==> wip/garnet: inputs <==
==> flow/design.v <==
module pokey_advanced (
    input clk,               
    input enable_179mhz,     
    input reset_n,           
    input [3:0] addr,        
    input [7:0] din,         
    input we,                
    output reg audio_pwm     
);
    reg [7:0] audf [0:3];  
    reg [7:0] audc [0:3];  
    reg [7:0] audctl;      
    reg [3:0]  poly4;
    reg [4:0]  poly5;
    reg [16:0] poly17; 
    reg [15:0] counter [0:3]; 
    reg [3:0]  chan_out;    
    reg [4:0] count_64k;    
    reg [6:0] count_15k;    
    reg tick_64khz;
    reg tick_15khz;
    always @(posedge clk) begin
        tick_64khz <= 0;
        tick_15khz <= 0;
        if (!reset_n) begin
            count_64k <= 0;
            count_15k <= 0;
        end else if (enable_179mhz) begin
            if (count_64k == 27) begin  
                count_64k <= 0;
                tick_64khz <= 1;
            end else begin
                count_64k <= count_64k + 1;
            end
            if (count_15k == 113) begin  
                count_15k <= 0;
                tick_15khz <= 1;
            end else begin
                count_15k <= count_15k + 1;
            end
        end
    end
    always @(posedge clk) begin
        if (!reset_n) begin
            audctl <= 0;
            audc[0]<=0; audc[1]<=0; audc[2]<=0; audc[3]<=0;
            audf[0]<=0; audf[1]<=0; audf[2]<=0; audf[3]<=0;
        end else if (we) begin
            case (addr)
                0: audf[0] <= din;
                1: audc[0] <= din;
                2: audf[1] <= din;
                3: audc[1] <= din;
                4: audf[2] <= din;
                5: audc[2] <= din;
                6: audf[3] <= din;
                7: audc[3] <= din;
                8: audctl <= din;
            endcase
        end
    end
    wire p4_next = !(poly4[3] ^ poly4[2]);
    wire p5_next = !(poly5[4] ^ poly5[2]);
    wire p17_next = !(poly17[16] ^ poly17[4]);
    always @(posedge clk) begin
        if (!reset_n) begin
            poly4 <= 4'b1011;
            poly5 <= 5'b10101;
            poly17 <= 17'b10101010101010101;
        end else if (enable_179mhz) begin
            poly4 <= {poly4[2:0], p4_next};
            poly5 <= {poly5[3:0], p5_next};
            poly17 <= {poly17[15:0], p17_next};
        end
    end
    wire link_12 = audctl[4];
    wire link_34 = audctl[3];
    wire use_15khz = audctl[0];  
    integer i;
    reg channel_tick;  
    always @(posedge clk) begin
        if (!reset_n) begin
            counter[0] <= 0; counter[1] <= 0; counter[2] <= 0; counter[3] <= 0;
            chan_out <= 0;
        end else
        for (i=0; i<4; i=i+1) begin
            channel_tick = (use_15khz) ? tick_15khz : tick_64khz;
            if (i == 0 && audctl[6]) channel_tick = enable_179mhz;
            if (i == 2 && audctl[5]) channel_tick = enable_179mhz;
            if (channel_tick) begin
                if (!((i==1 && link_12) || (i==3 && link_34))) begin
                    if (counter[i] == 0) begin
                        if (i==0 && link_12) 
                            counter[i] <= {audf[1], audf[0]}; 
                        else if (i==2 && link_34) 
                            counter[i] <= {audf[3], audf[2]}; 
                        else 
                            counter[i] <= audf[i];
                        case (audc[i][7:5])
                            3'b000: chan_out[i] <= poly17[16] && poly5[4];  
                            3'b001: chan_out[i] <= poly5[4];                
                            3'b010: chan_out[i] <= poly17[16] && poly5[4]; 
                            3'b011: chan_out[i] <= poly5[4];               
                            3'b100: chan_out[i] <= poly17[16];              
                            3'b101: chan_out[i] <= ~chan_out[i];            
                            3'b110: chan_out[i] <= poly17[16];             
                            3'b111: chan_out[i] <= ~chan_out[i];            
                        endcase
                    end else begin
                        counter[i] <= counter[i] - 1;
                    end
                end
            end
        end
    end
    reg [5:0] mixed_audio; 
    integer k;
    always @(*) begin
        mixed_audio = 0;
        for (k=0; k<4; k=k+1) begin
            if (chan_out[k]) begin
                mixed_audio = mixed_audio + audc[k][3:0];
            end
        end
    end
    reg [5:0] pwm_counter;
    always @(posedge clk) begin
        if (!reset_n) begin
            pwm_counter <= 0;
            audio_pwm <= 0;
        end else begin
            pwm_counter <= pwm_counter + 1;
            audio_pwm <= (pwm_counter < mixed_audio);
        end
    end
endmodule
==> flow/run.sh <==
#!/bin/bash
# the make line also repeats each setting of config.mk as NAME=value (left out here)
make -C /OpenROAD-flow-scripts/flow DESIGN_CONFIG=/design/flow/config.mk WORK_HOME=/design/flow/orfs CLKGATE_MAP_FILE= finish
==> flow/config.mk <==
export PLATFORM = sky130hd
export DESIGN_NAME = pokey_advanced
export DESIGN_NICKNAME = pokey_advanced
export VERILOG_FILES = /design/flow/design.v
export SDC_FILE = /design/flow/constraint.sdc
export NUM_CORES = 4
export LEC_CHECK = 0
export ABC_AREA = 1
export CAP_MARGIN = 35
export CORE_ASPECT_RATIO = 1.27
export CORE_MARGIN = 2
export CORE_UTILIZATION = 72
export CTS_CLUSTER_DIAMETER = 129
export CTS_CLUSTER_SIZE = 14
export HOLD_SLACK_MARGIN = 0.29
export MAX_ROUTING_LAYER = met5
export MIN_ROUTING_LAYER = met1
export PLACE_DENSITY_LB_ADDON = 0.15
export SETUP_SLACK_MARGIN = 0.86
export SLEW_MARGIN = 20
==> flow/constraint.sdc <==
create_clock -name core_clock -period 2.89 [get_ports {clk}]
set_input_delay 0.5780 -clock core_clock [delete_from_list [all_inputs] [get_ports {clk}]]
set_output_delay 0.5780 -clock core_clock [all_outputs]
set_load 0.01 [all_outputs]
==> inputs of wip/violet, as changes to wip/garnet <==
==> flow/config.mk (replaced) <==
export PLATFORM = sky130hd
export DESIGN_NAME = pokey_advanced
export DESIGN_NICKNAME = pokey_advanced
export VERILOG_FILES = /design/flow/design.v
export SDC_FILE = /design/flow/constraint.sdc
export NUM_CORES = 4
export LEC_CHECK = 0
export CAP_MARGIN = 20
export CORE_MARGIN = 2
export CORE_UTILIZATION = 40
export SLEW_MARGIN = 20
==> flow/constraint.sdc (replaced) <==
create_clock -name core_clock -period 6.0 [get_ports {clk}]
set_input_delay 1.2000 -clock core_clock [delete_from_list [all_inputs] [get_ports {clk}]]
set_output_delay 1.2000 -clock core_clock [all_outputs]
set_load 0.01 [all_outputs]
==> out/summary.rpt <==
====================================================================
Tightest hold margin ..................................     0.471 ns
Die ar. ...............................................   0.0225 mm²
Run status ............................................ finished clean
Clock buf count .......................................           18
Floorplan Core Area ...................................   0.0210 mm²
Worst-path fanout max .................................            7
Endpoint of the worst hold path .......................   poly17[16]
Crit. path cell count .................................           22
Proportion of cell area occupied by multi-input gates .        50.5%
Most frequent cell after synthesis .................... sky130_fd_sc_hd__dfxtp_1
====================================================================
Source of the figures above: wip/violet

==> out/summary.rpt <==
====================================================================
Run status ............................................ failed layout checks
Floorplan Core Area ...................................   0.0123 mm²
Slew at the pin closest to its max-slew limit .........     0.680 ns
Most frequent cell after synthesis .................... sky130_fd_sc_hd__nand2_1
Final setup violation count ...........................            1
Worst-path fanout max .................................            4
Proportion of cell area occupied by multi-input gates .        48.7%
Die ar. ...............................................   0.0134 mm²
Worst path setup slack after routing ..................    -0.679 ns
Critical Path Start ...................................  chan_out[0]
Layout check failures ................................. negative setup slack
Die span in x .........................................       103 µm
Tightest hold margin ..................................     0.446 ns
====================================================================
Source of the figures above: wip/garnet

